$ cat config.mk
export PLATFORM = sky130hd
export DESIGN_NAME = ANITA3_simple_trigger
export DESIGN_NICKNAME = ANITA3_simple_trigger
export VERILOG_FILES = /design/flow/design.v
export SDC_FILE = /design/flow/constraint.sdc
export NUM_CORES = 4
export LEC_CHECK = 0
export ABC_AREA = 0
export CAP_MARGIN = 20
export CELL_PAD_IN_SITES_DETAIL_PLACEMENT = 2
export CELL_PAD_IN_SITES_GLOBAL_PLACEMENT = 3
export CORE_ASPECT_RATIO = 1.18
export CORE_MARGIN = 7
export CORE_UTILIZATION = 68
export CTS_CLUSTER_SIZE = 42
export GPL_ROUTABILITY_DRIVEN = 0
export GPL_TIMING_DRIVEN = 0
export MIN_ROUTING_LAYER = met2
export SLEW_MARGIN = 5
export TNS_END_PERCENT = 95
$ cat constraint.sdc
create_clock -name core_clock -period 4.0 [get_ports {clk250_i}]
set_input_delay 0.8000 -clock core_clock [delete_from_list [all_inputs] [get_ports {clk250_i}]]
set_output_delay 0.8000 -clock core_clock [all_outputs]
set_load 0.01 [all_outputs]
$ cat design.v
`timescale 1ns / 1ps
module srl_oneshot(
		input clk250_i,
		input rst_i,
		input trig_i,
		output scal_o
    );
	parameter ONESHOT_LENGTH = 16;
	reg flag;
	reg [15:0] delay_line;
	always @(posedge clk250_i) begin
		if (rst_i) begin
			flag <= 0;
			delay_line <= {16{1'b0}};
		end else begin
			if (trig_i) flag <= 1;
			else if (delay_line[ONESHOT_LENGTH-1]) flag <= 0;
			delay_line <= {delay_line[14:0],trig_i};
		end
	end
	assign scal_o = flag;
endmodule
`timescale 1ns / 1ps
module srl_oneshot_with_ref(
		input clk250_i,
		input rst_i,
		input pulse_i,
		input trig_i,
		output mon_scal_o,
		output scal_o
    );
	parameter ONESHOT_LENGTH = 16;
	reg [1:0] mon_flag_reg;
	reg mon_flag;
	reg flag;
	reg [15:0] delay_line;
	reg [15:0] mon_delay_line;
	always @(posedge clk250_i) begin
		if (rst_i) begin
			mon_flag_reg <= 2'b00;
			mon_flag <= 0;
			mon_delay_line <= {16{1'b0}};
			flag <= 0;
			delay_line <= {16{1'b0}};
		end else begin
			mon_flag_reg <= {mon_flag_reg[0],flag & pulse_i};
			if (mon_flag_reg[0] && !mon_flag_reg[1]) mon_flag <= 1;
			else if (mon_delay_line[ONESHOT_LENGTH-1]) mon_flag <= 0;
			mon_delay_line <= {mon_delay_line[14:0],mon_flag_reg[0] && !mon_flag_reg[1]};
			if (trig_i) flag <= 1;
			else if (delay_line[ONESHOT_LENGTH-1]) flag <= 0;
			delay_line <= {delay_line[14:0],trig_i};
		end
	end
	assign scal_o = flag;
	assign mon_scal_o = mon_flag;
endmodule
`timescale 1ns / 1ps
module ANITA3_trigger_holdoff(
		input clk250_i,
		input rst_i,
		input trig_i,
		output holdoff_o
    );
	reg holdoff_div_2;
	reg [3:0] holdoff_counter;
	wire [4:0] holdoff_counter_plus_one = holdoff_counter + 1;
	reg trigger_holdoff;
	reg clear_holdoff;
	always @(posedge clk250_i) begin
		if (rst_i) begin
			trigger_holdoff <= 0;
			holdoff_div_2 <= 0;
			holdoff_counter <= {4{1'b0}};
			clear_holdoff <= 0;
		end else begin
			if (clear_holdoff) trigger_holdoff <= 0;
			else if (trig_i) trigger_holdoff <= 1;
			if (!trigger_holdoff) holdoff_div_2 <= 0;
			else holdoff_div_2 <= ~holdoff_div_2;
			if (!trigger_holdoff) holdoff_counter <= {4{1'b0}};
			else if (holdoff_div_2) holdoff_counter <= holdoff_counter_plus_one;
			clear_holdoff <= holdoff_counter_plus_one[4];
		end
	end
	assign holdoff_o = trigger_holdoff;
endmodule
`timescale 1ns / 1ps
module ANITA3_simple_trigger_map(
		clk250_i,
		rst_i,
		L1_i,
		mask_i,
		V_pol_phi_o,
		H_pol_phi_o
    );
	parameter NUM_SURFS = 12;
	parameter NUM_TRIG = 4;
	parameter NUM_PHI = 16;
	input clk250_i;
	input rst_i;
	input [NUM_SURFS*NUM_TRIG-1:0] L1_i;
	input [2*NUM_PHI-1:0] mask_i;
	output [NUM_PHI-1:0] V_pol_phi_o;
	output [NUM_PHI-1:0] H_pol_phi_o;
	wire [NUM_PHI-1:0] V_pol_phi_in;
	wire [NUM_PHI-1:0] H_pol_phi_in;
	wire [NUM_TRIG-1:0] SURF_L1[NUM_SURFS-1:0];
	generate
		genvar s;
		for (s=0;s<NUM_SURFS;s=s+1) begin : SL
			assign SURF_L1[s] = L1_i[4*s +: 4];
		end
	endgenerate
	wire [NUM_PHI-1:0] V_pol_mask = mask_i[0 +: NUM_PHI];
	wire [NUM_PHI-1:0] H_pol_mask = mask_i[NUM_PHI +: NUM_PHI];
	reg [NUM_PHI-1:0] V_pol_phi_reg;
	reg [NUM_PHI-1:0] H_pol_phi_reg;
	reg [NUM_PHI-1:0] V_pol_phi_pipe;
	reg [NUM_PHI-1:0] H_pol_phi_pipe;
	assign V_pol_phi_in[0] = SURF_L1[2][0];
	assign V_pol_phi_in[4] = SURF_L1[2][1];
	assign H_pol_phi_in[0] = SURF_L1[2][2];
	assign H_pol_phi_in[4] = SURF_L1[2][3];
	assign V_pol_phi_in[2] = SURF_L1[3][0];
	assign V_pol_phi_in[6] = SURF_L1[3][1];
	assign H_pol_phi_in[2] = SURF_L1[3][2];
	assign H_pol_phi_in[6] = SURF_L1[3][3];
	assign V_pol_phi_in[1] = SURF_L1[4][0];
	assign V_pol_phi_in[5] = SURF_L1[4][1];
	assign H_pol_phi_in[1] = SURF_L1[4][2];
	assign H_pol_phi_in[5] = SURF_L1[4][3];
	assign V_pol_phi_in[3] = SURF_L1[5][0];
	assign V_pol_phi_in[7] = SURF_L1[5][1];
	assign H_pol_phi_in[3] = SURF_L1[5][2];
	assign H_pol_phi_in[7] = SURF_L1[5][3];
	assign V_pol_phi_in[15] = SURF_L1[6][0];
	assign V_pol_phi_in[11] = SURF_L1[6][1];
	assign H_pol_phi_in[15] = SURF_L1[6][2];
	assign H_pol_phi_in[11] = SURF_L1[6][3];
	assign V_pol_phi_in[13] = SURF_L1[7][0];
	assign V_pol_phi_in[9] = SURF_L1[7][1];
	assign H_pol_phi_in[13] = SURF_L1[7][2];
	assign H_pol_phi_in[9] = SURF_L1[7][3];
	assign V_pol_phi_in[14] = SURF_L1[8][0];
	assign V_pol_phi_in[10] = SURF_L1[8][1];
	assign H_pol_phi_in[14] = SURF_L1[8][2];
	assign H_pol_phi_in[10] = SURF_L1[8][3];
	assign V_pol_phi_in[12] = SURF_L1[9][0];
	assign V_pol_phi_in[8] = SURF_L1[9][1];
	assign H_pol_phi_in[12] = SURF_L1[9][2];
	assign H_pol_phi_in[8] = SURF_L1[9][3];
	generate
		genvar j;
		for (j=0;j<NUM_PHI;j=j+1) begin : PHI
			always @(posedge clk250_i) begin : IFF
				if (rst_i) V_pol_phi_reg[j] <= 0;
				else if (V_pol_mask[j]) V_pol_phi_reg[j] <= 0;
				else V_pol_phi_reg[j] <= V_pol_phi_in[j];
				if (rst_i) H_pol_phi_reg[j] <= 0;
				else if (H_pol_mask[j]) H_pol_phi_reg[j] <= 0;
				else H_pol_phi_reg[j] <= H_pol_phi_in[j];
			end
		end
	endgenerate
	always @(posedge clk250_i) begin
		if (rst_i) begin
			V_pol_phi_pipe <= {NUM_PHI{1'b0}};
			H_pol_phi_pipe <= {NUM_PHI{1'b0}};
		end else begin
			V_pol_phi_pipe <= V_pol_phi_reg;
			H_pol_phi_pipe <= H_pol_phi_reg;
		end
	end
	assign V_pol_phi_o = V_pol_phi_pipe;
	assign H_pol_phi_o = H_pol_phi_pipe;
endmodule
`timescale 1ns / 1ps
module ANITA3_simple_trigger( clk250_i,
										rst_i,
										L1_i,
										trig_o,
										scal_o,
										scal_L1_o,
										disable_i,
										refpulse_i,
										mon_scal_o,
										ant_mask_i,
										phi_mask_i,
										phi_o,
										count_o
										);
   parameter NUM_SURFS = 12;
   parameter NUM_TRIG = 4;
   parameter NUM_HOLD = 4;   
	parameter NUM_PHI = 16;
   input clk250_i;
	input rst_i;
   input [NUM_SURFS*NUM_TRIG-1:0] L1_i;
	input [2*NUM_PHI-1:0] ant_mask_i;
	input [2*NUM_PHI-1:0] phi_mask_i;
   output 			  trig_o;
	output [2*NUM_PHI-1:0] phi_o;
	output [2*NUM_PHI-1:0] scal_o;
	output [2*NUM_PHI-1:0] scal_L1_o;
	input refpulse_i;
	output [2*NUM_PHI-1:0] mon_scal_o;
	output [7:0] count_o;
	input disable_i;
	wire [NUM_PHI-1:0] V_pol_phi;
	wire [NUM_PHI-1:0] H_pol_phi;
	ANITA3_simple_trigger_map u_map(.clk250_i(clk250_i),
											  .rst_i(rst_i),
											  .mask_i(ant_mask_i),
											  .L1_i(L1_i),
											  .V_pol_phi_o(V_pol_phi),
											  .H_pol_phi_o(H_pol_phi));
	reg [NUM_PHI-1:0] V_pol_trig;
	reg [NUM_PHI-1:0] H_pol_trig;
	reg [NUM_PHI-1:0] V_pol_phi_del;
	reg [NUM_PHI-1:0] H_pol_phi_del;
	reg [NUM_PHI-1:0] V_pol_hold;
	reg [NUM_PHI-1:0] H_pol_hold;
	reg [NUM_PHI-1:0] V_pol_pat;
	reg [NUM_PHI-1:0] H_pol_pat;	
	reg H_rf_trigger;
	reg V_rf_trigger;
	reg rf_trigger;
	reg [1:0] raw_rf_trigger;
	wire trigger_holdoff;
	reg [7:0] raw_rf_count;
	reg rf_count_flag;
	reg [7:0] rf_count;	
	reg trig_disable;
	generate
		genvar i;
		for (i=0;i<NUM_PHI;i=i+1) begin : RF_TRIG
			srl_oneshot l1v_scaler(.clk250_i(clk250_i),.rst_i(rst_i),.trig_i(V_pol_phi[i]), 
													.scal_o(scal_L1_o[i]));
			srl_oneshot l1h_scaler(.clk250_i(clk250_i),.rst_i(rst_i),.trig_i(H_pol_phi[i]), 
													.scal_o(scal_L1_o[NUM_PHI+i]));
			srl_oneshot_with_ref v_scaler(.clk250_i(clk250_i),.rst_i(rst_i),.trig_i(V_pol_trig[i]),.pulse_i(refpulse_i), 
													.scal_o(scal_o[i]), .mon_scal_o(mon_scal_o[i]));
			srl_oneshot_with_ref h_scaler(.clk250_i(clk250_i),.rst_i(rst_i),.trig_i(H_pol_trig[i]),.pulse_i(refpulse_i), 
													.scal_o(scal_o[NUM_PHI+i]), .mon_scal_o(mon_scal_o[NUM_PHI+i]));
			always @(posedge clk250_i) begin
				if (rst_i) begin
					V_pol_trig[i] <= 1'b0;
					H_pol_trig[i] <= 1'b0;
				end else begin
				V_pol_trig[i] <= ((V_pol_phi[i]) && (V_pol_phi[(i+1)%NUM_PHI])) && !phi_mask_i[i];  
				H_pol_trig[i] <= ((H_pol_phi[i]) && (H_pol_phi[(i+1)%NUM_PHI])) && !phi_mask_i[NUM_PHI+i];	
				end
				end
		end
	endgenerate
	always @(posedge clk250_i) begin
		if (rst_i) begin
			trig_disable <= 0;
			V_pol_phi_del <= {NUM_PHI{1'b0}};
			H_pol_phi_del <= {NUM_PHI{1'b0}};
			H_pol_hold <= {NUM_PHI{1'b0}};
			V_pol_hold <= {NUM_PHI{1'b0}};
			H_pol_pat <= {NUM_PHI{1'b0}};
			V_pol_pat <= {NUM_PHI{1'b0}};
			H_rf_trigger <= 0;
			V_rf_trigger <= 0;
			rf_trigger <= 0;
			raw_rf_trigger <= {2{1'b0}};
			rf_count_flag <= 0;
			raw_rf_count <= {8{1'b0}};
			rf_count <= {8{1'b0}};
		end else begin
		trig_disable <= disable_i;
		V_pol_phi_del <= V_pol_phi;
		H_pol_phi_del <= H_pol_phi;
		H_pol_hold <= H_pol_phi_del;
		V_pol_hold <= V_pol_phi_del;
		if ((H_rf_trigger || V_rf_trigger) && !trigger_holdoff) H_pol_pat <= H_pol_hold;
		if ((H_rf_trigger || V_rf_trigger) && !trigger_holdoff) V_pol_pat <= V_pol_hold;		
		H_rf_trigger <= |H_pol_trig;
		V_rf_trigger <= |V_pol_trig;
		rf_trigger <= (H_rf_trigger | V_rf_trigger) && !trigger_holdoff && !trig_disable;
		raw_rf_trigger <= {raw_rf_trigger[0],(H_rf_trigger | V_rf_trigger)};
		rf_count_flag <= (raw_rf_trigger[0] && !raw_rf_trigger[1]);
		if (rf_count_flag) raw_rf_count <= raw_rf_count + 1;
		if (rf_count_flag && trigger_holdoff) rf_count <= raw_rf_count;
			end
	end
	ANITA3_trigger_holdoff u_rf_holdoff(.clk250_i(clk250_i),
													.rst_i(rst_i),
													.trig_i(V_rf_trigger | H_rf_trigger),
													.holdoff_o(trigger_holdoff));
	assign trig_o = rf_trigger;
	assign phi_o = {H_pol_pat,V_pol_pat};
	assign count_o = rf_count;
endmodule
$ cat run.sh
#!/bin/bash
# the make line also repeats each setting of config.mk as NAME=value (left out here)
make -C /OpenROAD-flow-scripts/flow DESIGN_CONFIG=/design/flow/config.mk WORK_HOME=/design/flow/orfs CLKGATE_MAP_FILE= finish
==> run_results.csv, run 1 <==
group,metric,value,unit
synth,top_cells_by_count,"1854 x dfxtp_1, 1100 x nor2b_1, 504 x and2b_1",
synth,edf_count,0,
floorplan,die-width,269.6,um
synth,synth.cellmix.xorXnorShare,0.1170,%
synth,synthCells,4322,
floorplan,chipArea,85090,um^2
floorplan,fp-utilization,68.75,%
synth,top_area_share,70.80,%
synth,synthAdderAreaFrac,0.04774,%
synth,synth-compound-area-share,1.432,%
synth,area_leaders,"dfxtp_1 71%, nor2b_1 13%, and2b_1 7.2%, buf_4 1.6%, a21oi_1 1.3%",
synth,yosys_area,52420,um^2
synth,simple_gate_area_share,23.89,%
synth,largest_area_cell,"dfxtp_1",
synth,ys.flops,1854,
floorplan,core-area,76250,um^2
synth,synth.distinct_cells,31,
synth,postSynthSeqShare,70.80,%
synth,top_logic_kind,"simple AND/OR/NAND/NOR gates",
synth,yosys_cells,4322,
synth,yosys_warnings,5,
status,stop_error,"[ERROR GPL-0301] Utilization 122.339 % exceeds 100%.",
floorplan,rows,110,
status,haltStage,"global placement without I/O (3_1_place_gp_skip_io)",
synth,ff_type,"dfxtp_1",
synth,mux_share,0.03819,%
synth,syn_avg_cell_area,12.13,um^2
synth,post-synth-top-count-cell,"dfxtp_1",
floorplan,dieHeight,315.6,um
status,status,"did not finish",
synth,fp_nets,4440,
synth,async_flop_share,0,%
synth,syn-cell-area,52420,um^2
==> run 2, diff against run 1 <==
Settings changed: ABC_AREA 0 to 1, CELL_PAD_IN_SITES_DETAIL_PLACEMENT 2 to unset, CELL_PAD_IN_SITES_GLOBAL_PLACEMENT 3 to unset, CORE_ASPECT_RATIO 1.18 to unset, CORE_MARGIN 7 to 2, CTS_CLUSTER_SIZE 42 to unset, GPL_ROUTABILITY_DRIVEN 0 to unset, GPL_TIMING_DRIVEN 0 to unset, MIN_ROUTING_LAYER met2 to unset, SLEW_MARGIN 5 to 20, TNS_END_PERCENT 95 to unset.
Clock period 4.0 ns to 1.9 ns, I/O delays scaled along.
==> run_results.csv, run 2 <==
group,metric,value,unit
grt,grt_usage,21.01,%
power,power,74.03,mW
synth,async_flop_share,0,%
place,dp_hpwl,51420,um
place,io_buffers,236,
synth,top_logic_kind,"buffers and inverters",
final_timing,setup_tns,0,ns
synth,synth.cellmix.xorXnorShare,0.01612,%
worst_hold_path,worstHoldPathType,"primary input to flip-flop",
setup_path,slowest_delay,0.40,ns
synth,yosys_area,54320,um^2
detailed_routing,drt-initial-drc-count,1426,
setup_path,critPathLaunch,"RF_TRIG[6].h_scaler.flag",
detailed_routing,drtAntennaViolNets,0,
final_timing,worst_hold_slack,0.1822,ns
power,switching_share,19.69,%
worst_hold_path,hold_end,"u_map.H_pol_phi_reg[0]",
floorplan,rows,103,
power,seqPwrFrac,52.7,%
synth,largest_area_cell,"dfxtp_1",
synth,area_leaders,"dfxtp_1 68%, nor2_1 12%, inv_1 11%, buf_6 2.4%, buf_4 1.4%",
final_timing,fin_ws,0.07200,ns
grt,grt.overflow.total,0,
place,place_area,56300,um^2
detailed_routing,wire_per_inst,11.69,um
detailed_routing,via_per_inst,4.344,
clock_tree,numCtsBuffers,166,
floorplan,core-area,79000,um^2
place,dpl.cell_count,6921,
final_timing,finalHoldViolCount,0,
synth,top_area_share,68.32,%
finish,finalNonFillerCells,7228,
power,power.group.top,"sequential cells",
synth,synthAdderAreaFrac,0.04606,%
setup_path,path_depth,1,
clock_tree,path_clk_slew,0.06,ns
finish,utilization,78.26,%
setup_path,worstReg2RegEnd,"V_pol_pat[1]",
power,pwr-share-clk,45.6,%
floorplan,die-width,286.6,um
synth,synth.distinct_cells,25,
clock_tree,cts_tree,"yes",
clock_tree,cts_buffer_depth,3,
worst_hold_path,whs_path_depth,2,
grt,first_global_vias,30056,
final_timing,rsz0062_at_grt,"false",
setup_path,crit_arrival,1.45,ns
clock_tree,root_buffer,"clkbuf_16",
final_timing,fin_skew,0.02347,ns
power,max-vdd-ir-drop,0.001059,V
setup_path,reg2reg_slack,0.46,ns
flow_run,cap_violations,0,
power,combPwrFrac,1.7,%
clock_tree,clock_latency,0.73,ns
synth,top_cells_by_count,"1854 x dfxtp_1, 1667 x nor2_1, 1631 x inv_1",
grt,grt_pass1_wl,140300,um
power,p_seq,39.0,mW
synth,post-synth-top-count-cell,"dfxtp_1",
synth,simple_gate_area_share,13.85,%
detailed_routing,dr.pass1.iters,5,
detailed_routing,wirelength,84530,um
final_timing,slew_headroom,58.31,%
synth,yosys_warnings,5,
detailed_routing,drc,0,
synth,synth-compound-area-share,1.838,%
setup_path,crit_end,"scal_o[22]",
grt,grt_antenna_before_repair,4,
setup_path,path_cells,"clkdlybuf4s15_1",
finish,area.growth.synth_to_final,13.81,%
floorplan,pin_count,253,
power,p_sw,14.57,mW
final_timing,drv_slew,0,
final_timing,period_used_share,96.21,%
setup_path,startpoint_type,"flip-flop",
grt,grt_max_degree,131,
synth,mux_share,0,%
power,p_int,59.45,mW
setup_path,critPathTopFamily,"buffers and inverters",
setup_path,worstPathMaxFanout,2,
clock_tree,h-tree-depth,4,
power,power.leakage,24.49,nW
power,p_per_area,1197,nW/um^2
synth,postSynthSeqShare,68.32,%
setup_path,cp-end-kind,"primary output",
synth,fp_nets,5999,
flow_run,openroad.warnings,57,
setup_path,worstReg2RegStart,"H_rf_trigger",
setup_path,ff2ff_path_depth,5,
status,status,"no timing/DRC/antenna violations",
detailed_routing,via_count,31401,
final_timing,layout_min_cycle_time,1.828,ns
setup_path,cp_slowest_cell,"clkdlybuf4s15_1",
setup_path,cp_num_buf_inv,1,
final_timing,setup_viol,0,
floorplan,chipArea,82170,um^2
synth,syn_avg_cell_area,9.237,um^2
clock_tree,cts.sinks,1854,
synth,yosys_cells,5881,
power,pg_comb,1.27,mW
floorplan,fp-utilization,68.76,%
synth,syn-cell-area,54320,um^2
floorplan,dieHeight,286.6,um
power,p_clk,33.7,mW
finish,final_area,61830,um^2
worst_hold_path,min_from,"ant_mask_i[16]",
synth,edf_count,0,
final_timing,max_clock_freq,547.0,MHz
final_timing,worstMarginPinSlew,0.6254,ns
synth,synthCells,5881,
place,routabilityCongestion,0.7658,
clock_tree,postCtsSetupBuffers,0,
synth,ff_type,"dfxtp_1",
setup_path,path_class,"flip-flop to primary output",
synth,ys.flops,1854,
place,place_ws,0.3027,ns
setup_path,required,1.52,ns
finish,fin_nets,6158,
## run 2: what timing repair did
item                                    in CTS  in global routing
endpoints found under the setup margin     137                  1
endpoints found under the hold margin       17                  0
hold buffers                                 1                  0
resized                                    138                  1
## run 2: layer usage
layer / vias up / GRT usage, % / share of wire (%) / wire length, um
met2: 378 / 34.87 / 46 / 39280
met3: 143 / 4.459 / 4.5 / 3783
met1: 14270 / 27.63 / 47 / 39660
met4: 6 / 6.571 / 2.1 / 1758
met5: - / 0 / 0.045 / 38
li1: 16604 / - / - / -
## run 2: cell type report
type / count / area (um^2)
diodes: 1 / 2.502
clock buffers: 247 / 4964
clock inverters: 58 / 724.4
fillers: 5508 / 17170
inverters: 1633 / 6132
multi-input cells: 2084 / 8557
flip-flops and latches: 1854 / 37120
well taps: 1050 / 1314
repair buffers: 301 / 3018
==> run 3, diff against run 2 <==
Settings changed: ABC_AREA 1 to unset, CELL_PAD_IN_SITES_DETAIL_PLACEMENT set to 1, CELL_PAD_IN_SITES_GLOBAL_PLACEMENT set to 3, CORE_ASPECT_RATIO set to 0.5, CORE_UTILIZATION 68 to 58, CTS_CLUSTER_DIAMETER set to 329, CTS_CLUSTER_SIZE set to 98, PLACE_DENSITY set to 0.35, SETUP_SLACK_MARGIN set to -0.37, TNS_END_PERCENT set to 65.
Clock period 1.9 ns to 4.0 ns, I/O delays scaled along.
==> run_results.csv, run 3 <==
group,metric,value,unit
status,status,"did not finish",
status,haltStage,"global placement without I/O (3_1_place_gp_skip_io)",
status,stop_error,"[ERROR GPL-0301] Utilization 104.914 % exceeds 100%.",
synth,synth-compound-area-share,1.432,%
synth,simple_gate_area_share,23.89,%
synth,yosys_warnings,5,
floorplan,die-width,429.2,um
synth,synthCells,4322,
synth,ff_type,"dfxtp_1",
synth,synthAdderAreaFrac,0.04774,%
synth,synth.cellmix.xorXnorShare,0.1170,%
synth,ys.flops,1854,
synth,largest_area_cell,"dfxtp_1",
synth,top_logic_kind,"simple AND/OR/NAND/NOR gates",
synth,syn-cell-area,52420,um^2
synth,top_area_share,70.80,%
synth,post-synth-top-count-cell,"dfxtp_1",
synth,top_cells_by_count,"1854 x dfxtp_1, 1100 x nor2b_1, 504 x and2b_1",
synth,fp_nets,4440,
floorplan,core-area,88920,um^2
floorplan,rows,77,
synth,async_flop_share,0,%
synth,edf_count,0,
synth,synth.distinct_cells,31,
floorplan,chipArea,92950,um^2
synth,area_leaders,"dfxtp_1 71%, nor2b_1 13%, and2b_1 7.2%, buf_4 1.6%, a21oi_1 1.3%",
floorplan,dieHeight,216.6,um
synth,syn_avg_cell_area,12.13,um^2
synth,yosys_area,52420,um^2
synth,yosys_cells,4322,
synth,postSynthSeqShare,70.80,%
synth,mux_share,0.03819,%
floorplan,fp-utilization,58.95,%
==> run 4, diff against run 3 <==
Settings changed: ABC_AREA set to 1, CELL_PAD_IN_SITES_DETAIL_PLACEMENT 1 to unset, CELL_PAD_IN_SITES_GLOBAL_PLACEMENT 3 to unset, CORE_ASPECT_RATIO 0.5 to unset, CORE_UTILIZATION 58 to 72, CTS_CLUSTER_DIAMETER 329 to 400, CTS_CLUSTER_SIZE 98 to 10, PLACE_DENSITY 0.35 to unset, PLACE_DENSITY_LB_ADDON set to 0.08, SETUP_SLACK_MARGIN -0.37 to 0.43, TNS_END_PERCENT 65 to unset.
Clock period 4.0 ns to 1.9 ns, I/O delays scaled along.
==> run_results.csv, run 4 <==
group,metric,value,unit
worst_hold_path,min_from,"rst_i",
synth,simple_gate_area_share,13.85,%
floorplan,fp-utilization,72.85,%
place,routabilityCongestion,0.7645,
power,p_clk,32.7,mW
clock_tree,path_clk_slew,0.05,ns
final_timing,worstMarginPinSlew,0.8377,ns
power,p_sw,14.59,mW
clock_tree,numCtsBuffers,203,
power,p_per_area,1180,nW/um^2
synth,area_leaders,"dfxtp_1 68%, nor2_1 12%, inv_1 11%, buf_6 2.4%, buf_4 1.4%",
flow_run,cap_violations,0,
detailed_routing,via_count,32008,
power,pwr-share-clk,44.8,%
setup_path,cp_num_buf_inv,1,
final_timing,period_used_share,84.09,%
setup_path,worstPathMaxFanout,1,
clock_tree,root_buffer,"clkbuf_16",
setup_path,reg2reg_slack,0.48,ns
finish,utilization,83.06,%
detailed_routing,dr.pass1.iters,5,
power,max-vdd-ir-drop,0.0008511,V
grt,first_global_vias,32223,
grt,grt_max_degree,142,
final_timing,drv_slew,0,
finish,fin_nets,6210,
setup_path,path_depth,1,
setup_path,path_cells,"buf_6",
grt,grt_antenna_before_repair,3,
status,status,"no timing/DRC/antenna violations",
final_timing,fin_skew,0.01568,ns
final_timing,slew_headroom,43.97,%
finish,area.growth.synth_to_final,14.02,%
synth,postSynthSeqShare,68.32,%
synth,yosys_warnings,5,
floorplan,chipArea,77660,um^2
setup_path,crit_end,"trig_o",
synth,top_cells_by_count,"1854 x dfxtp_1, 1667 x nor2_1, 1631 x inv_1",
synth,synth.cellmix.xorXnorShare,0.01612,%
setup_path,cp_slowest_cell,"dfxtp_4",
synth,top_logic_kind,"buffers and inverters",
synth,fp_nets,5999,
setup_path,critPathLaunch,"rf_trigger",
place,dp_hpwl,51300,um
synth,synthAdderAreaFrac,0.04606,%
place,io_buffers,236,
power,power.group.top,"sequential cells",
synth,mux_share,0,%
detailed_routing,wirelength,90930,um
synth,largest_area_cell,"dfxtp_1",
detailed_routing,diodes,0,
setup_path,worstReg2RegStart,"u_rf_holdoff.trigger_holdoff",
detailed_routing,drt-initial-drc-count,1720,
synth,ff_type,"dfxtp_1",
synth,ys.flops,1854,
synth,syn_avg_cell_area,9.237,um^2
clock_tree,cts_buffer_depth,3,
setup_path,worstReg2RegEnd,"rf_count[3]",
worst_hold_path,whs_path_depth,3,
synth,syn-cell-area,54320,um^2
power,switching_share,19.96,%
detailed_routing,wire_per_inst,12.86,um
synth,post-synth-top-count-cell,"dfxtp_1",
setup_path,ff2ff_path_depth,5,
setup_path,startpoint_type,"flip-flop",
floorplan,pin_count,253,
floorplan,rows,100,
setup_path,critPathTopFamily,"flip-flops",
synth,yosys_cells,5881,
final_timing,rsz0062_at_grt,"true",
synth,top_area_share,68.32,%
synth,yosys_area,54320,um^2
worst_hold_path,worstHoldPathType,"primary input to flip-flop",
synth,synth-compound-area-share,1.838,%
floorplan,die-width,278.7,um
final_timing,max_clock_freq,625.9,MHz
clock_tree,h-tree-depth,4,
grt,grt_usage,23.80,%
final_timing,setup_viol,0,
power,pg_comb,1.29,mW
final_timing,finalHoldViolCount,0,
detailed_routing,drtAntennaViolNets,0,
power,p_seq,39.1,mW
clock_tree,cts.sinks,1854,
floorplan,dieHeight,278.7,um
setup_path,slowest_delay,0.36,ns
setup_path,required,1.52,ns
synth,edf_count,0,
clock_tree,clock_latency,0.74,ns
power,p_int,58.52,mW
flow_run,openroad.warnings,53,
detailed_routing,via_per_inst,4.525,
worst_hold_path,hold_end,"RF_TRIG[4].l1v_scaler.delay_line[5]",
power,power.leakage,24.15,nW
synth,synthCells,5881,
final_timing,setup_tns,0,ns
clock_tree,cts_tree,"yes",
detailed_routing,drc,0,
power,combPwrFrac,1.8,%
power,seqPwrFrac,53.5,%
final_timing,layout_min_cycle_time,1.598,ns
synth,synth.distinct_cells,25,
synth,async_flop_share,0,%
grt,grt.overflow.total,0,
setup_path,cp-end-kind,"primary output",
setup_path,path_class,"flip-flop to primary output",
floorplan,core-area,74570,um^2
grt,grt_pass1_wl,150000,um
setup_path,crit_arrival,1.22,ns
-- run 4: timing repair --
action / in CTS / in global routing
hold buffers: 2 / 0
cloned: 1 / 0
resized: 855 / 7
setup endpoints to repair: 169 / 145
hold endpoints to repair: 20 / 0
pin swaps: 1 / 0
setup buffers: 19 / 9
-- run 4: cell type report --
cell class / instances / area (um^2)
inverters: 1633 / 6136
repair buffers: 315 / 3367
multi-input cells: 2085 / 8576
clock inverters: 11 / 195.2
well taps: 969 / 1212
flip-flops and latches: 1854 / 37300
fillers: 4349 / 12630
clock buffers: 206 / 5155
-- run 4: layer usage --
metal  share of wire, %  track usage [%]
met1                 44            29.31
met3                4.0            4.460
met5              0.041                0
met2                 49            41.88
met4                2.5            8.451
-- run 4: stage by stage --
| stage | power (mW) | hold slack (ns) | setup slack, ns | cell area [um^2] | instances |
|---|---|---|---|---|---|
| 2_1_floorplan | 40.83 | 0.3650 | 0.7964 | 54320 | 5881 |
| 3_3_place_gp | 41.13 | 0.3696 | 0.1515 | 55980 | 6825 |
| 3_5_place_dp | 41.14 | 0.3682 | 0.04747 | 55980 | 6825 |
| 4_1_cts | 73.62 | 0.1097 | 0.2022 | 61860 | 7064 |
| 5_1_grt | 75.31 | 0.1331 | 0.2706 | 61940 | 7073 |
| 6_report | 73.11 | 0.1439 | 0.3022 | 61940 | 7073 |
==> run 5, diff against run 4 <==
Settings changed: ABC_AREA 1 to unset, CORE_UTILIZATION 72 to 69, CTS_CLUSTER_DIAMETER 400 to unset, CTS_CLUSTER_SIZE 10 to 31, PLACE_DENSITY_LB_ADDON 0.08 to unset, SETUP_SLACK_MARGIN 0.43 to unset.
Clock period 1.9 ns to 2.03 ns, I/O delays scaled along.
==> run_results.csv, run 5 <==
group,metric,value,unit
synth,post-synth-top-count-cell,"dfxtp_1",
grt,first_global_vias,25381,
power,p_int,55.38,mW
final_timing,setup_viol,0,
synth,async_flop_share,0,%
floorplan,rows,101,
clock_tree,cts_buffer_depth,3,
synth,top_area_share,70.80,%
power,switching_share,19.78,%
setup_path,worstReg2RegEnd,"H_rf_trigger",
final_timing,setup_tns,0,ns
floorplan,dieHeight,279.6,um
clock_tree,cts_tree,"yes",
final_timing,fin_ws,0.1652,ns
synth,simple_gate_area_share,23.89,%
synth,postSynthSeqShare,70.80,%
power,p_per_area,1137,nW/um^2
flow_run,cap_violations,0,
setup_path,cp_num_buf_inv,1,
finish,fin_nets,4619,
synth,top_logic_kind,"simple AND/OR/NAND/NOR gates",
grt,grt_antenna_before_repair,9,
setup_path,critPathTopFamily,"flip-flops",
flow_run,openroad.warnings,51,
setup_path,startpoint_type,"flip-flop",
synth,ys.flops,1854,
power,p_clk,31.4,mW
synth,synthAdderAreaFrac,0.04774,%
grt,grt_max_degree,128,
detailed_routing,drtAntennaViolNets,0,
worst_hold_path,hold_end,"RF_TRIG[6].l1v_scaler.delay_line[2]",
setup_path,worstReg2RegStart,"H_pol_trig[14]",
setup_path,crit_arrival,1.46,ns
final_timing,finalHoldViolCount,0,
power,p_seq,36.5,mW
setup_path,path_class,"flip-flop to primary output",
setup_path,cp-end-kind,"primary output",
synth,yosys_area,52420,um^2
detailed_routing,wire_per_inst,14.12,um
synth,edf_count,0,
floorplan,chipArea,78190,um^2
setup_path,critPathLaunch,"RF_TRIG[5].v_scaler.flag",
power,max-vdd-ir-drop,0.0009068,V
floorplan,die-width,279.6,um
detailed_routing,drt-initial-drc-count,1164,
power,seqPwrFrac,52.9,%
floorplan,pin_count,253,
synth,synth.distinct_cells,31,
final_timing,layout_min_cycle_time,1.865,ns
clock_tree,numCtsBuffers,166,
setup_path,crit_end,"scal_o[5]",
final_timing,period_used_share,91.86,%
synth,syn_avg_cell_area,12.13,um^2
place,dp_hpwl,46840,um
synth,ff_type,"dfxtp_1",
detailed_routing,diodes,0,
detailed_routing,dr.pass1.iters,4,
setup_path,required,1.62,ns
setup_path,worstPathMaxFanout,3,
power,power,69.04,mW
clock_tree,cts.sinks,1854,
synth,synthCells,4322,
synth,yosys_cells,4322,
setup_path,slowest_delay,0.43,ns
setup_path,ff2ff_path_depth,2,
power,power.leakage,26.49,nW
clock_tree,clock_latency,0.72,ns
detailed_routing,drc,0,
detailed_routing,via_count,26047,
synth,mux_share,0.03819,%
final_timing,slew_headroom,39.84,%
final_timing,drv_slew,0,
detailed_routing,via_per_inst,4.637,
power,combPwrFrac,1.6,%
worst_hold_path,min_from,"rst_i",
power,p_sw,13.66,mW
worst_hold_path,whs_path_depth,2,
final_timing,fin_skew,0.01510,ns
synth,syn-cell-area,52420,um^2
synth,area_leaders,"dfxtp_1 71%, nor2b_1 13%, and2b_1 7.2%, buf_4 1.6%, a21oi_1 1.3%",
status,status,"no timing/DRC/antenna violations",
synth,top_cells_by_count,"1854 x dfxtp_1, 1100 x nor2b_1, 504 x and2b_1",
place,place_ws,0.3530,ns
worst_hold_path,worstHoldPathType,"primary input to flip-flop",
setup_path,path_cells,"dlygate4sd2_1",
final_timing,worstMarginPinSlew,0.8941,ns
floorplan,fp-utilization,69.37,%
place,io_buffers,236,
synth,synth.cellmix.xorXnorShare,0.1170,%
place,routabilityCongestion,0.7323,
clock_tree,ctsHoldBuffers,0,
synth,yosys_warnings,5,
setup_path,cp_slowest_cell,"dfxtp_1",
finish,nFillCells,4667,
floorplan,core-area,75570,um^2
power,power.group.top,"sequential cells",
clock_tree,h-tree-depth,4,
final_timing,worst_hold_slack,0.1415,ns
synth,fp_nets,4440,
synth,synth-compound-area-share,1.432,%
clock_tree,root_buffer,"clkbuf_16",
setup_path,path_depth,1,
grt,grt_pass1_wl,128500,um
detailed_routing,wirelength,79310,um
grt,grt_usage,20.56,%
grt,grt.overflow.total,0,
setup_path,reg2reg_slack,0.47,ns
final_timing,max_clock_freq,536.2,MHz
power,pg_comb,1.12,mW
synth,largest_area_cell,"dfxtp_1",
finish,area.growth.synth_to_final,15.83,%
power,pwr-share-clk,45.5,%
final_timing,rsz0062_at_grt,"false",
clock_tree,path_clk_slew,0.06,ns
## run 5: layout make-up
| cell class | count | area, um^2 | share of cell area, % |
|---|---|---|---|
| clock inverter | 55 | 714.4 | 1.177 |
| timing repair buffer | 312 | 3064 | 5.046 |
| multi-input combinational | 2102 | 13390 | 22.06 |
| sequential | 1854 | 37120 | 61.14 |
| tap | 978 | 1224 | 2.015 |
| clock buffer | 251 | 4957 | 8.164 |
| inverter | 65 | 244.0 | 0.4018 |
## run 5: layer usage
layer | track usage [%] | share of wire [%]
met2 | 32.29 | 45
met5 | 0 | 0.034
met4 | 6.225 | 1.6
met1 | 28.67 | 48
met3 | 4.504 | 5.3
## run 5: timing repair
| item | CTS | global route |
|---|---|---|
| gates resized | 138 | 6 |
| endpoints found under the setup margin | 131 | 6 |
| setup buffers | 0 | 0 |
## run 5: metrics by stage
stage          instance area, um^2  cells  utilization [%]
2_1_floorplan                52420   4322                -
3_3_place_gp                 55190   5311            73.03
3_5_place_dp                 55190   5311            73.03
4_1_cts                      60710   5617            80.33
5_1_grt                      60720   5617            80.35
6_report                     60720   5617            80.35
==> run 6, diff against run 5 <==
Settings changed: CAP_MARGIN 20 to 0, CORE_ASPECT_RATIO set to 0.84, CORE_UTILIZATION 69 to 72, CTS_CLUSTER_SIZE 31 to 32, HOLD_SLACK_MARGIN set to 0.29, MAX_ROUTING_LAYER set to met5, PLACE_DENSITY_LB_ADDON set to 0.0, SETUP_SLACK_MARGIN set to 0.21, SLEW_MARGIN 20 to 40.
Clock period 2.03 ns to 1.49 ns, I/O delays scaled along.
==> run_results.csv, run 6 <==
group,metric,value,unit
final_timing,fin_skew,0.02135,ns
setup_path,path_cells,"buf_6",
synth,simple_gate_area_share,23.89,%
synth,yosys_area,52420,um^2
power,p_per_area,1480,nW/um^2
synth,fp_nets,4440,
setup_path,path_depth,1,
final_timing,slew_headroom,64.70,%
setup_path,critPathLaunch,"H_pol_pat[12]",
final_timing,setup_viol,23,
grt,first_global_vias,27978,
clock_tree,clock_latency,0.73,ns
synth,top_logic_kind,"simple AND/OR/NAND/NOR gates",
setup_path,worstPathMaxFanout,2,
worst_hold_path,worstHoldPathType,"primary input to flip-flop",
floorplan,dieHeight,251.3,um
setup_path,worstReg2RegStart,"V_rf_trigger",
grt,grt_antenna_before_repair,3,
worst_hold_path,min_from,"phi_mask_i[24]",
power,combPwrFrac,2.1,%
floorplan,rows,90,
worst_hold_path,hold_end,"H_pol_trig[8]",
finish,nFillCells,3293,
synth,ys.flops,1854,
power,max-vdd-ir-drop,0.001413,V
detailed_routing,drc,0,
synth,top_area_share,70.80,%
floorplan,core-area,71960,um^2
finish,area.growth.synth_to_final,19.41,%
detailed_routing,drtAntennaViolNets,0,
status,check-failures,"setup timing",
final_timing,max_clock_freq,657.2,MHz
detailed_routing,via_per_inst,4.788,
clock_tree,numCtsBuffers,156,
power,p_clk,41.0,mW
final_timing,period_used_share,102.1,%
power,p_sw,18.59,mW
synth,synthCells,4322,
synth,edf_count,0,
clock_tree,path_clk_slew,0.07,ns
clock_tree,cts_tree,"yes",
power,power.leakage,26.93,nW
power,p_seq,49.7,mW
detailed_routing,wirelength,93670,um
synth,syn_avg_cell_area,12.13,um^2
floorplan,die-width,298.4,um
grt,grt_pass1_wl,144700,um
place,routabilityCongestion,0.7408,
flow_run,cap_violations,0,
setup_path,worstReg2RegEnd,"V_pol_pat[1]",
grt,grt_usage,24.41,%
worst_hold_path,whs_path_depth,2,
power,pwr-share-clk,44.3,%
setup_path,crit_end,"phi_o[28]",
setup_path,path_class,"flip-flop to primary output",
floorplan,chipArea,74990,um^2
synth,synth.cellmix.xorXnorShare,0.1170,%
synth,ff_type,"dfxtp_1",
grt,grt.overflow.total,0,
place,place_ws,0.02965,ns
final_timing,fin_ws,-0.03161,ns
place,dp_hpwl,49410,um
detailed_routing,wire_per_inst,16.24,um
synth,postSynthSeqShare,70.80,%
detailed_routing,drt-initial-drc-count,1173,
setup_path,crit_arrival,1.22,ns
setup_path,reg2reg_slack,0.25,ns
grt,grt_max_degree,81,
clock_tree,cts.sinks,1854,
setup_path,required,1.19,ns
power,power.group.top,"sequential cells",
power,seqPwrFrac,53.7,%
setup_path,cp_slowest_cell,"dfxtp_4",
final_timing,worstMarginPinSlew,0.5288,ns
detailed_routing,via_count,27615,
setup_path,critPathTopFamily,"flip-flops",
setup_path,ff2ff_path_depth,4,
floorplan,pin_count,253,
place,io_buffers,236,
clock_tree,root_buffer,"clkbuf_16",
synth,largest_area_cell,"dfxtp_1",
synth,syn-cell-area,52420,um^2
clock_tree,h-tree-depth,4,
final_timing,worst_hold_slack,0.3397,ns
status,status,"finished with violations",
power,pg_comb,1.91,mW
clock_tree,cts_buffer_depth,3,
setup_path,cp_num_buf_inv,1,
synth,area_leaders,"dfxtp_1 71%, nor2b_1 13%, and2b_1 7.2%, buf_4 1.6%, a21oi_1 1.3%",
synth,post-synth-top-count-cell,"dfxtp_1",
finish,comb_area,13410,um^2
synth,mux_share,0.03819,%
synth,top_cells_by_count,"1854 x dfxtp_1, 1100 x nor2b_1, 504 x and2b_1",
power,switching_share,20.06,%
flow_run,openroad.warnings,45,
final_timing,drv_slew,0,
setup_path,slowest_delay,0.37,ns
power,p_int,74.08,mW
synth,yosys_cells,4322,
setup_path,cp-end-kind,"primary output",
final_timing,rsz0062_at_grt,"true",
finish,regArea,37320,um^2
synth,yosys_warnings,5,
synth,async_flop_share,0,%
synth,synth-compound-area-share,1.432,%
detailed_routing,dr.pass1.iters,4,
setup_path,startpoint_type,"flip-flop",
final_timing,layout_min_cycle_time,1.522,ns
synth,synth.distinct_cells,31,
floorplan,fp-utilization,72.85,%
final_timing,finalHoldViolCount,0,
finish,fin_nets,4796,
synth,synthAdderAreaFrac,0.04774,%
[run 6: layout make-up]
type / instances / area share, %
diodes: 1 / 0.003998
clock buffers: 232 / 7.518
clock inverters: 49 / 0.8415
inverters: 65 / 0.3898
multi-input cells: 2102 / 21.43
flip-flops and latches: 1854 / 59.63
well taps: 966 / 1.931
repair buffers: 499 / 8.261
[run 6: repair_timing]
item	in CTS	in global routing
hold endpoints to repair	1188	0
setup endpoints to repair	139	159
resized	864	13
pin swaps	1	1
buffers inserted	33	21
hold buffers	95	0
[run 6: through the flow]
step | cell area (um^2) | instances | power (mW) | util [%] | setup TNS (ns)
floorplan | 52420 | 4322 | 51.80 | - | 0
global placement | 55590 | 5337 | 52.51 | 77.25 | 0
detailed placement | 55590 | 5337 | 52.52 | 77.25 | 0
CTS | 62390 | 5746 | 92.83 | 86.70 | -4.371
global route | 62600 | 5768 | 95.30 | 86.99 | -3.957
finish | 62600 | 5768 | 92.67 | 86.99 | -0.2740
[run 6: layer usage]
metal / vias up / track usage, % / routed length (um)
met4: 0 / 8.413 / 2392
met1: 13194 / 32.00 / 41810
li1: 13803 / - / -
met2: 454 / 40.56 / 45530
met5: - / 0 / 0
met3: 164 / 4.987 / 3934
==> run 7, diff against run 6 <==
Settings changed: CAP_MARGIN 0 to 35, CELL_PAD_IN_SITES_DETAIL_PLACEMENT set to 2, CORE_ASPECT_RATIO 0.84 to unset, CORE_MARGIN 2 to 8, CORE_UTILIZATION 72 to 70, CTS_CLUSTER_SIZE 32 to 16, GPL_ROUTABILITY_DRIVEN set to 0, HOLD_SLACK_MARGIN 0.29 to unset, MIN_ROUTING_LAYER set to met2, PLACE_DENSITY_LB_ADDON 0.0 to 0.12, SETUP_SLACK_MARGIN 0.21 to unset, SLEW_MARGIN 40 to 10, TNS_END_PERCENT set to 25.
Clock period 1.49 ns to 4.75 ns, I/O delays scaled along.
==> run_results.csv, run 7 <==
group,metric,value,unit
synth,top_area_share,70.80,%
synth,edf_count,0,
synth,yosys_warnings,5,
synth,top_cells_by_count,"1854 x dfxtp_1, 1100 x nor2b_1, 504 x and2b_1",
status,status,"did not finish",
status,haltStage,"detailed placement (3_5_place_dp)",
synth,area_leaders,"dfxtp_1 71%, nor2b_1 13%, and2b_1 7.2%, buf_4 1.6%, a21oi_1 1.3%",
synth,synth.distinct_cells,31,
synth,yosys_area,52420,um^2
synth,synth.cellmix.xorXnorShare,0.1170,%
floorplan,core-area,74320,um^2
synth,post-synth-top-count-cell,"dfxtp_1",
synth,syn_avg_cell_area,12.13,um^2
synth,largest_area_cell,"dfxtp_1",
synth,postSynthSeqShare,70.80,%
synth,mux_share,0.03819,%
status,stop_error,"Error: detail_place.tcl, 38 bad optional access",
synth,ff_type,"dfxtp_1",
floorplan,rows,100,
place,io_buffers,236,
synth,synthCells,4322,
synth,top_logic_kind,"simple AND/OR/NAND/NOR gates",
floorplan,chipArea,83900,um^2
floorplan,pin_count,253,
floorplan,fp-utilization,70.53,%
synth,fp_nets,4440,
floorplan,dieHeight,289.7,um
synth,yosys_cells,4322,
floorplan,die-width,289.7,um
synth,synth-compound-area-share,1.432,%
synth,async_flop_share,0,%
synth,syn-cell-area,52420,um^2
synth,synthAdderAreaFrac,0.04774,%
synth,simple_gate_area_share,23.89,%
synth,ys.flops,1854,
run 7: stage by stage:
stage / instances / total power [mW] / hold WS [ns]
global placement: 5244 / 16.39 / 0.3697
floorplan: 4322 / 16.25 / 0.3650
==> run 8, diff against run 7 <==
Settings changed: CAP_MARGIN 35 to 20, CELL_PAD_IN_SITES_DETAIL_PLACEMENT 2 to unset, CORE_MARGIN 8 to 2, CORE_UTILIZATION 70 to 72, CTS_CLUSTER_SIZE 16 to 27, GPL_ROUTABILITY_DRIVEN 0 to unset, MAX_ROUTING_LAYER met5 to unset, MIN_ROUTING_LAYER met2 to unset, PLACE_DENSITY_LB_ADDON 0.12 to 0.0, SETUP_SLACK_MARGIN set to 0.44, SLEW_MARGIN 10 to 20, TNS_END_PERCENT 25 to unset.
Clock period 4.75 ns to 1.52 ns, I/O delays scaled along.
==> run_results.csv, run 8 <==
group,metric,value,unit
status,status,"finished with violations",
status,check-failures,"setup timing",
detailed_routing,wirelength,97310,um
synth,yosys_cells,4322,
floorplan,fp-utilization,73.08,%
flow_run,cap_violations,0,
finish,regArea,37370,um^2
final_timing,drv_slew,0,
power,switching_share,20.31,%
synth,async_flop_share,0,%
power,p_seq,48.8,mW
final_timing,finalHoldViolCount,0,
finish,area.growth.synth_to_final,20.44,%
synth,syn-cell-area,52420,um^2
worst_hold_path,min_from,"rst_i",
clock_tree,path_clk_slew,0.07,ns
final_timing,period_used_share,101.4,%
clock_tree,cts.sinks,1854,
synth,largest_area_cell,"dfxtp_1",
setup_path,critPathTopFamily,"flip-flops",
synth,top_area_share,70.80,%
setup_path,worstReg2RegEnd,"H_pol_pat[8]",
synth,simple_gate_area_share,23.89,%
final_timing,rsz0062_at_grt,"true",
clock_tree,h-tree-depth,4,
floorplan,pin_count,253,
detailed_routing,drt-initial-drc-count,1306,
final_timing,worstMarginPinSlew,0.5077,ns
final_timing,setup_tns,-0.05016,ns
final_timing,setup_viol,8,
detailed_routing,drtAntennaViolNets,0,
setup_path,crit_end,"phi_o[19]",
synth,top_cells_by_count,"1854 x dfxtp_1, 1100 x nor2b_1, 504 x and2b_1",
synth,synthCells,4322,
power,power.leakage,27.32,nW
setup_path,reg2reg_slack,0.20,ns
clock_tree,cts_tree,"yes",
synth,yosys_area,52420,um^2
synth,yosys_warnings,5,
final_timing,fin_ws,-0.02142,ns
finish,nFillCells,3141,
setup_path,slowest_delay,0.38,ns
power,seqPwrFrac,52.9,%
power,max-vdd-ir-drop,0.001299,V
finish,fin_nets,4758,
power,p_int,73.40,mW
synth,synthAdderAreaFrac,0.04774,%
setup_path,crit_arrival,1.24,ns
synth,post-synth-top-count-cell,"dfxtp_1",
power,pg_comb,1.77,mW
setup_path,worstReg2RegStart,"u_rf_holdoff.trigger_holdoff",
synth,edf_count,0,
grt,grt_usage,25.71,%
floorplan,dieHeight,273.8,um
final_timing,layout_min_cycle_time,1.541,ns
setup_path,path_depth,1,
power,pwr-share-clk,45.1,%
place,place_ws,0.07413,ns
synth,postSynthSeqShare,70.80,%
worst_hold_path,hold_end,"RF_TRIG[2].h_scaler.delay_line[0]",
place,dp_hpwl,50760,um
detailed_routing,dr.pass1.iters,5,
clock_tree,cts_buffer_depth,3,
power,p_sw,18.70,mW
synth,syn_avg_cell_area,12.13,um^2
power,power.group.top,"sequential cells",
power,combPwrFrac,1.9,%
detailed_routing,via_per_inst,4.842,
grt,grt_antenna_before_repair,13,
synth,synth.cellmix.xorXnorShare,0.1170,%
floorplan,rows,98,
power,power,92.10,mW
synth,top_logic_kind,"simple AND/OR/NAND/NOR gates",
place,routabilityCongestion,0.7668,
clock_tree,clock_latency,0.75,ns
setup_path,ff2ff_path_depth,7,
floorplan,chipArea,74980,um^2
synth,fp_nets,4440,
finish,utilization,88.02,%
detailed_routing,drc,0,
synth,area_leaders,"dfxtp_1 71%, nor2b_1 13%, and2b_1 7.2%, buf_4 1.6%, a21oi_1 1.3%",
final_timing,max_clock_freq,648.8,MHz
grt,first_global_vias,28676,
flow_run,openroad.warnings,46,
power,p_per_area,1459,nW/um^2
setup_path,path_cells,"buf_6",
synth,mux_share,0.03819,%
synth,synth-compound-area-share,1.432,%
final_timing,slew_headroom,66.16,%
power,p_clk,41.6,mW
synth,synth.distinct_cells,31,
grt,grt_max_degree,98,
setup_path,critPathLaunch,"H_pol_pat[3]",
clock_tree,root_buffer,"clkbuf_16",
grt,grt_pass1_wl,150500,um
setup_path,cp_slowest_cell,"dfxtp_2",
clock_tree,numCtsBuffers,161,
detailed_routing,via_count,27691,
setup_path,startpoint_type,"flip-flop",
setup_path,cp-end-kind,"primary output",
final_timing,fin_skew,0.02090,ns
setup_path,required,1.22,ns
setup_path,worstPathMaxFanout,2,
place,io_buffers,236,
synth,ff_type,"dfxtp_1",
worst_hold_path,whs_path_depth,3,
setup_path,path_class,"flip-flop to primary output",
detailed_routing,wire_per_inst,17.01,um
floorplan,die-width,273.8,um
floorplan,core-area,71730,um^2
grt,grt.overflow.total,0,
synth,ys.flops,1854,
worst_hold_path,worstHoldPathType,"primary input to flip-flop",
setup_path,cp_num_buf_inv,1,
finish,comb_area,14000,um^2
## run 8: repair_timing
item	4_1_cts	5_1_grt
endpoints found under the setup margin	180	188
endpoints found under the hold margin	9	0
hold buffers	2	0
cloned	7	0
resized	990	82
buffers inserted	41	39
pin swaps	53	33
## run 8: stage by stage
| step | instance area [um^2] | hold WS (ns) | cells |
|---|---|---|---|
| after floorplan | 52580 | 0.3600 | 4322 |
| after global routing | 63140 | 0.03664 | 5718 |
| after detailed placement | 55690 | 0.3761 | 5338 |
| after CTS | 62550 | 0.003775 | 5679 |
| final | 63140 | 0.04728 | 5719 |
| after global placement | 55690 | 0.3633 | 5338 |
## run 8: routing by layer
layer  part of all wire [%]  vias to the layer above  GRT usage (%)  wire [um]
met3                    4.5                      170          5.421       4356
met1                     44                    13282          33.13      42920
met2                     49                      476          43.07      47460
li1                       -                    13753              -          -
met4                    2.6                       10          9.031       2505
met5                  0.066                        -              0         64
## run 8: cell type report
class / instances / area share, %
Sequential cell: 1854 / 59.20
Tap cell: 950 / 1.883
Clock inverter: 63 / 1.352
Multi-Input combinational cell: 2102 / 22.17
Clock buffer: 228 / 7.352
Antenna cell: 1 / 0.003963
Timing Repair Buffer: 456 / 7.657
Inverter: 65 / 0.3864
==> run 9, diff against run 8 <==
Settings changed: CELL_PAD_IN_SITES_DETAIL_PLACEMENT set to 1, CORE_ASPECT_RATIO set to 1.21, CORE_MARGIN 2 to 10, CTS_CLUSTER_DIAMETER set to 348, CTS_CLUSTER_SIZE 27 to unset, GPL_ROUTABILITY_DRIVEN set to 0, GPL_TIMING_DRIVEN set to 0, MAX_ROUTING_LAYER set to met4, MIN_ROUTING_LAYER set to met2, PLACE_DENSITY_LB_ADDON 0.0 to 0.06, SETUP_SLACK_MARGIN 0.44 to unset, TNS_END_PERCENT set to 60.
Clock period 1.52 ns to 4.0 ns, I/O delays scaled along.
==> run_results.csv, run 9 <==
group,metric,value,unit
synth,async_flop_share,0,%
synth,edf_count,0,
synth,syn-cell-area,52420,um^2
floorplan,chipArea,84050,um^2
synth,mux_share,0.03819,%
synth,synth-compound-area-share,1.432,%
status,haltStage,"detailed placement (3_5_place_dp)",
place,io_buffers,236,
synth,synthCells,4322,
status,stop_error,"[ERROR DPL-0033] detailed placement checks failed during check placement.",
synth,yosys_area,52420,um^2
synth,syn_avg_cell_area,12.13,um^2
synth,top_cells_by_count,"1854 x dfxtp_1, 1100 x nor2b_1, 504 x and2b_1",
synth,postSynthSeqShare,70.80,%
floorplan,fp-utilization,72.78,%
floorplan,die-width,265.3,um
synth,yosys_cells,4322,
synth,top_logic_kind,"simple AND/OR/NAND/NOR gates",
synth,simple_gate_area_share,23.89,%
synth,synth.distinct_cells,31,
synth,fp_nets,4440,
synth,post-synth-top-count-cell,"dfxtp_1",
floorplan,pin_count,253,
floorplan,core-area,72020,um^2
synth,area_leaders,"dfxtp_1 71%, nor2b_1 13%, and2b_1 7.2%, buf_4 1.6%, a21oi_1 1.3%",
synth,ys.flops,1854,
synth,synth.cellmix.xorXnorShare,0.1170,%
floorplan,dieHeight,316.8,um
floorplan,rows,108,
synth,top_area_share,70.80,%
synth,ff_type,"dfxtp_1",
status,status,"did not finish",
synth,synthAdderAreaFrac,0.04774,%
synth,largest_area_cell,"dfxtp_1",
synth,yosys_warnings,5,
## run 9: stage by stage
| step | area [um^2] | cells |
|---|---|---|
| 3_3_place_gp | 55950 | 5493 |
| 2_1_floorplan | 52420 | 4322 |
==> run 10, diff against run 9 <==
Settings changed: CAP_MARGIN 20 to 35, CELL_PAD_IN_SITES_DETAIL_PLACEMENT 1 to unset, CORE_ASPECT_RATIO 1.21 to unset, CORE_MARGIN 10 to 2, CTS_CLUSTER_DIAMETER 348 to unset, CTS_CLUSTER_SIZE set to 37, GPL_ROUTABILITY_DRIVEN 0 to unset, GPL_TIMING_DRIVEN 0 to unset, MAX_ROUTING_LAYER met4 to met5, MIN_ROUTING_LAYER met2 to unset, PLACE_DENSITY_LB_ADDON 0.06 to 0.0, SETUP_SLACK_MARGIN set to 0.44, SLEW_MARGIN 20 to 15, TNS_END_PERCENT 60 to unset.
Clock period 4.0 ns to 1.5 ns, I/O delays scaled along.
==> run_results.csv, run 10 <==
group,metric,value,unit
worst_hold_path,whs_path_depth,3,
clock_tree,clock_latency,0.75,ns
final_timing,worstMarginPinSlew,0.5683,ns
power,power,93.34,mW
synth,top_logic_kind,"simple AND/OR/NAND/NOR gates",
synth,synthCells,4322,
place,io_buffers,236,
floorplan,die-width,273.8,um
synth,synth-compound-area-share,1.432,%
power,p_seq,49.4,mW
synth,syn-cell-area,52420,um^2
synth,ff_type,"dfxtp_1",
final_timing,fin_skew,0.02003,ns
setup_path,cp_num_buf_inv,1,
worst_hold_path,worstHoldPathType,"primary input to flip-flop",
final_timing,slew_headroom,62.06,%
setup_path,worstPathMaxFanout,2,
synth,yosys_cells,4322,
setup_path,required,1.20,ns
finish,area.growth.synth_to_final,20.67,%
synth,syn_avg_cell_area,12.13,um^2
detailed_routing,via_per_inst,4.885,
setup_path,reg2reg_slack,0.25,ns
clock_tree,numCtsBuffers,165,
power,p_int,74.20,mW
place,routabilityCongestion,0.7574,
setup_path,worstReg2RegEnd,"H_pol_pat[11]",
setup_path,critPathLaunch,"H_pol_pat[6]",
detailed_routing,dr.pass1.iters,5,
synth,post-synth-top-count-cell,"dfxtp_1",
synth,mux_share,0.03819,%
detailed_routing,drc,0,
floorplan,rows,98,
setup_path,worstReg2RegStart,"H_rf_trigger",
power,combPwrFrac,2.0,%
setup_path,cp_slowest_cell,"dfxtp_2",
synth,edf_count,0,
grt,grt_antenna_before_repair,10,
setup_path,crit_end,"phi_o[22]",
synth,yosys_area,52420,um^2
finish,fin_nets,4751,
setup_path,crit_arrival,1.25,ns
clock_tree,root_buffer,"clkbuf_16",
synth,largest_area_cell,"dfxtp_1",
grt,grt_max_degree,83,
detailed_routing,dr_wl_met2,48950,um
worst_hold_path,min_from,"rst_i",
final_timing,layout_min_cycle_time,1.545,ns
final_timing,setup_viol,56,
grt,grt.overflow.total,0,
final_timing,fin_ws,-0.04526,ns
clock_tree,path_clk_slew,0.07,ns
place,place_ws,0.06871,ns
setup_path,ff2ff_path_depth,5,
detailed_routing,wire_per_inst,17.62,um
synth,synth.cellmix.xorXnorShare,0.1170,%
detailed_routing,via_count,27905,
power,power.group.top,"sequential cells",
power,pwr-share-clk,45.1,%
grt,grt_usage,25.54,%
worst_hold_path,hold_end,"RF_TRIG[4].l1v_scaler.flag",
synth,synthAdderAreaFrac,0.04774,%
floorplan,fp-utilization,73.08,%
flow_run,openroad.warnings,46,
synth,top_area_share,70.80,%
synth,top_cells_by_count,"1854 x dfxtp_1, 1100 x nor2b_1, 504 x and2b_1",
synth,postSynthSeqShare,70.80,%
power,max-vdd-ir-drop,0.001352,V
detailed_routing,drt-initial-drc-count,1626,
final_timing,rsz0062_at_grt,"true",
synth,area_leaders,"dfxtp_1 71%, nor2b_1 13%, and2b_1 7.2%, buf_4 1.6%, a21oi_1 1.3%",
power,p_sw,19.14,mW
synth,ys.flops,1854,
setup_path,critPathTopFamily,"flip-flops",
detailed_routing,m1WireLength,43950,um
clock_tree,cts_tree,"yes",
power,seqPwrFrac,52.9,%
clock_tree,cts.sinks,1854,
power,p_per_area,1476,nW/um^2
setup_path,path_depth,1,
synth,fp_nets,4440,
power,switching_share,20.51,%
floorplan,pin_count,253,
detailed_routing,wirelength,100600,um
synth,synth.distinct_cells,31,
floorplan,dieHeight,273.8,um
grt,grt_pass1_wl,149600,um
power,p_clk,42.1,mW
synth,simple_gate_area_share,23.89,%
floorplan,chipArea,74980,um^2
floorplan,core-area,71730,um^2
clock_tree,h-tree-depth,4,
final_timing,max_clock_freq,647.1,MHz
power,power.leakage,27.25,nW
setup_path,slowest_delay,0.36,ns
detailed_routing,drtAntennaViolNets,0,
synth,yosys_warnings,5,
status,check-failures,"setup timing",
setup_path,path_class,"flip-flop to primary output",
status,status,"finished with violations",
final_timing,finalHoldViolCount,0,
flow_run,cap_violations,0,
final_timing,drv_slew,0,
synth,async_flop_share,0,%
detailed_routing,routed.top_layer,"met5",
power,pg_comb,1.84,mW
clock_tree,cts_buffer_depth,3,
setup_path,startpoint_type,"flip-flop",
grt,first_global_vias,28365,
setup_path,path_cells,"buf_12",
detailed_routing,dr_wl_met3,5159,um
setup_path,cp-end-kind,"primary output",
final_timing,period_used_share,103.0,%
place,dp_hpwl,51180,um
## run 10: area by class of cell
class	instances	area, um^2
Inverter	65	244.0
Tap cell	950	1189
Timing Repair Buffer	445	4878
Clock buffer	248	4913
Antenna cell	1	2.502
Sequential cell	1854	37380
Multi-Input combinational cell	2102	14090
Clock inverter	47	561.8
Fill cell	3146	8473
## run 10: timing repair
action                     in CTS  in global routing
setup endpoints to repair     186                188
pin swaps                      43                 68
hold buffers                    1                  0
gates cloned                    6                  2
resized                       972                128
setup buffers                  47                 32
hold endpoints to repair        1                  0
## run 10: per-layer routing
metal  vias to the layer above  GRT usage, %
met4                         4         8.786
met2                       567         41.69
met5                         -             0
li1                      13730             -
met1                     13409         33.59
met3                       195         5.939
## run 10: through the flow
stage	setup TNS (ns)	cell area (um^2)	hold slack (ns)	instances	util [%]
2_1_floorplan	0	52590	0.3600	4322	-
3_3_place_gp	0	55750	0.3649	5328	77.72
3_5_place_dp	0	55750	0.3679	5328	77.72
4_1_cts	-3.206	62480	0.01239	5677	87.10
5_1_grt	-4.240	63260	0.05260	5711	88.18
6_report	-0.9433	63260	0.04088	5712	88.19
==> run 11, diff against run 10 <==
Settings changed: CAP_MARGIN 35 to 0, CORE_ASPECT_RATIO set to 0.5, CTS_CLUSTER_SIZE 37 to 32, SLEW_MARGIN 15 to 40.
Clock period 1.5 ns to 1.49 ns, I/O delays scaled along.
==> run_results.csv, run 11 <==
group,metric,value,unit
status,status,"no timing/DRC/antenna violations",
setup_path,cp_num_buf_inv,1,
setup_path,critPathLaunch,"RF_TRIG[8].v_scaler.mon_flag",
final_timing,drv_slew,0,
setup_path,ff2ff_path_depth,5,
final_timing,finalHoldViolCount,0,
final_timing,rsz0062_at_grt,"true",
synth,edf_count,0,
synth,synth.cellmix.xorXnorShare,0.1170,%
setup_path,required,1.19,ns
detailed_routing,drt-initial-drc-count,1172,
finish,area.growth.synth_to_final,18.37,%
power,p_clk,37.0,mW
detailed_routing,via_count,27240,
setup_path,cp-end-kind,"primary output",
setup_path,path_cells,"buf_6",
setup_path,crit_arrival,1.19,ns
detailed_routing,wire_per_inst,16.40,um
grt,grt.overflow.total,0,
grt,grt_antenna_before_repair,5,
grt,grt_usage,23.79,%
flow_run,openroad.warnings,46,
synth,largest_area_cell,"dfxtp_1",
setup_path,worstReg2RegEnd,"V_pol_pat[15]",
setup_path,crit_end,"mon_scal_o[8]",
power,combPwrFrac,2.0,%
flow_run,cap_violations,0,
clock_tree,path_clk_slew,0.07,ns
clock_tree,cts_tree,"yes",
synth,syn_avg_cell_area,12.13,um^2
floorplan,dieHeight,194.8,um
power,p_int,70.82,mW
setup_path,path_depth,1,
grt,grt_pass1_wl,142600,um
clock_tree,root_buffer,"clkbuf_16",
power,power.group.top,"sequential cells",
power,power.leakage,26.97,nW
final_timing,fin_skew,0.01297,ns
setup_path,worstReg2RegStart,"u_rf_holdoff.trigger_holdoff",
finish,fin_nets,4718,
clock_tree,h-tree-depth,4,
final_timing,period_used_share,99.69,%
place,dp_hpwl,49170,um
power,p_sw,17.65,mW
synth,yosys_cells,4322,
finish,comb_area,14100,um^2
synth,synthAdderAreaFrac,0.04774,%
synth,area_leaders,"dfxtp_1 71%, nor2b_1 13%, and2b_1 7.2%, buf_4 1.6%, a21oi_1 1.3%",
clock_tree,cts.sinks,1854,
final_timing,worst_hold_slack,0.07773,ns
setup_path,slowest_delay,0.36,ns
floorplan,pin_count,253,
synth,top_logic_kind,"simple AND/OR/NAND/NOR gates",
setup_path,path_class,"flip-flop to primary output",
power,p_per_area,1426,nW/um^2
final_timing,layout_min_cycle_time,1.485,ns
setup_path,critPathTopFamily,"flip-flops",
setup_path,reg2reg_slack,0.26,ns
floorplan,rows,69,
worst_hold_path,worstHoldPathType,"primary input to flip-flop",
setup_path,startpoint_type,"flip-flop",
synth,mux_share,0.03819,%
final_timing,setup_viol,0,
final_timing,worstMarginPinSlew,0.5249,ns
clock_tree,numCtsBuffers,141,
power,max-vdd-ir-drop,0.001111,V
synth,syn-cell-area,52420,um^2
synth,yosys_warnings,5,
final_timing,max_clock_freq,673.2,MHz
synth,post-synth-top-count-cell,"dfxtp_1",
power,seqPwrFrac,56.2,%
synth,async_flop_share,0,%
worst_hold_path,whs_path_depth,3,
final_timing,slew_headroom,64.96,%
power,pg_comb,1.77,mW
power,pwr-share-clk,41.8,%
synth,yosys_area,52420,um^2
detailed_routing,via_per_inst,4.814,
synth,top_cells_by_count,"1854 x dfxtp_1, 1100 x nor2b_1, 504 x and2b_1",
clock_tree,cts_buffer_depth,3,
place,routabilityCongestion,0.7449,
detailed_routing,drc,0,
power,p_seq,49.7,mW
worst_hold_path,hold_end,"H_pol_pat[0]",
synth,synth.distinct_cells,31,
floorplan,chipArea,75110,um^2
detailed_routing,dr.pass1.iters,4,
place,place_ws,0.03677,ns
grt,grt_max_degree,79,
final_timing,setup_tns,0,ns
detailed_routing,wirelength,92810,um
setup_path,worstPathMaxFanout,2,
synth,ff_type,"dfxtp_1",
grt,first_global_vias,28101,
finish,nFillCells,3339,
synth,fp_nets,4440,
detailed_routing,drtAntennaViolNets,0,
clock_tree,clock_latency,0.70,ns
power,switching_share,19.95,%
synth,ys.flops,1854,
floorplan,die-width,385.6,um
synth,simple_gate_area_share,23.89,%
finish,regArea,37390,um^2
synth,top_area_share,70.80,%
synth,synthCells,4322,
power,power,88.48,mW
place,io_buffers,236,
synth,synth-compound-area-share,1.432,%
floorplan,fp-utilization,73.33,%
final_timing,fin_ws,0.004596,ns
worst_hold_path,min_from,"rst_i",
setup_path,cp_slowest_cell,"dfxtp_4",
synth,postSynthSeqShare,70.80,%
floorplan,core-area,71480,um^2
-- run 11: repair_timing --
action                                  CTS  global route
hold buffers                              1             0
endpoints found under the hold margin     7             0
buffers inserted                         47            24
pin swaps                                39            56
endpoints found under the setup margin  175           190
gates cloned                              2             4
resized                                 950           118
-- run 11: through the flow --
stage                     instance area [um^2]  instances  util (%)
final                                    62050       5658     86.80
after global routing                     62040       5656     86.80
after CTS                                61270       5627     85.71
after detailed placement                 55620       5337     77.81
after global placement                   55620       5337     77.81
after floorplan                          52590       4322         -
-- run 11: routing by layer --
metal,track usage (%),vias up,share of wire [%]
li1,-,13632,-
met5,0,-,0
met3,4.017,148,3.1
met1,30.51,13128,45
met2,40.73,332,50
met4,8.488,0,2.6
-- run 11: layout make-up --
class,count,area share (%)
clock buffers,208,6.777
clock inverters,32,0.4638
well taps,958,1.932
diodes,3,0.01210
repair buffers,436,7.433
flip-flops and latches,1854,60.26
multi-input cells,2102,22.73
inverters,65,0.3932
Power figures rest on the tool's default switching activity, not on a simulated workload.
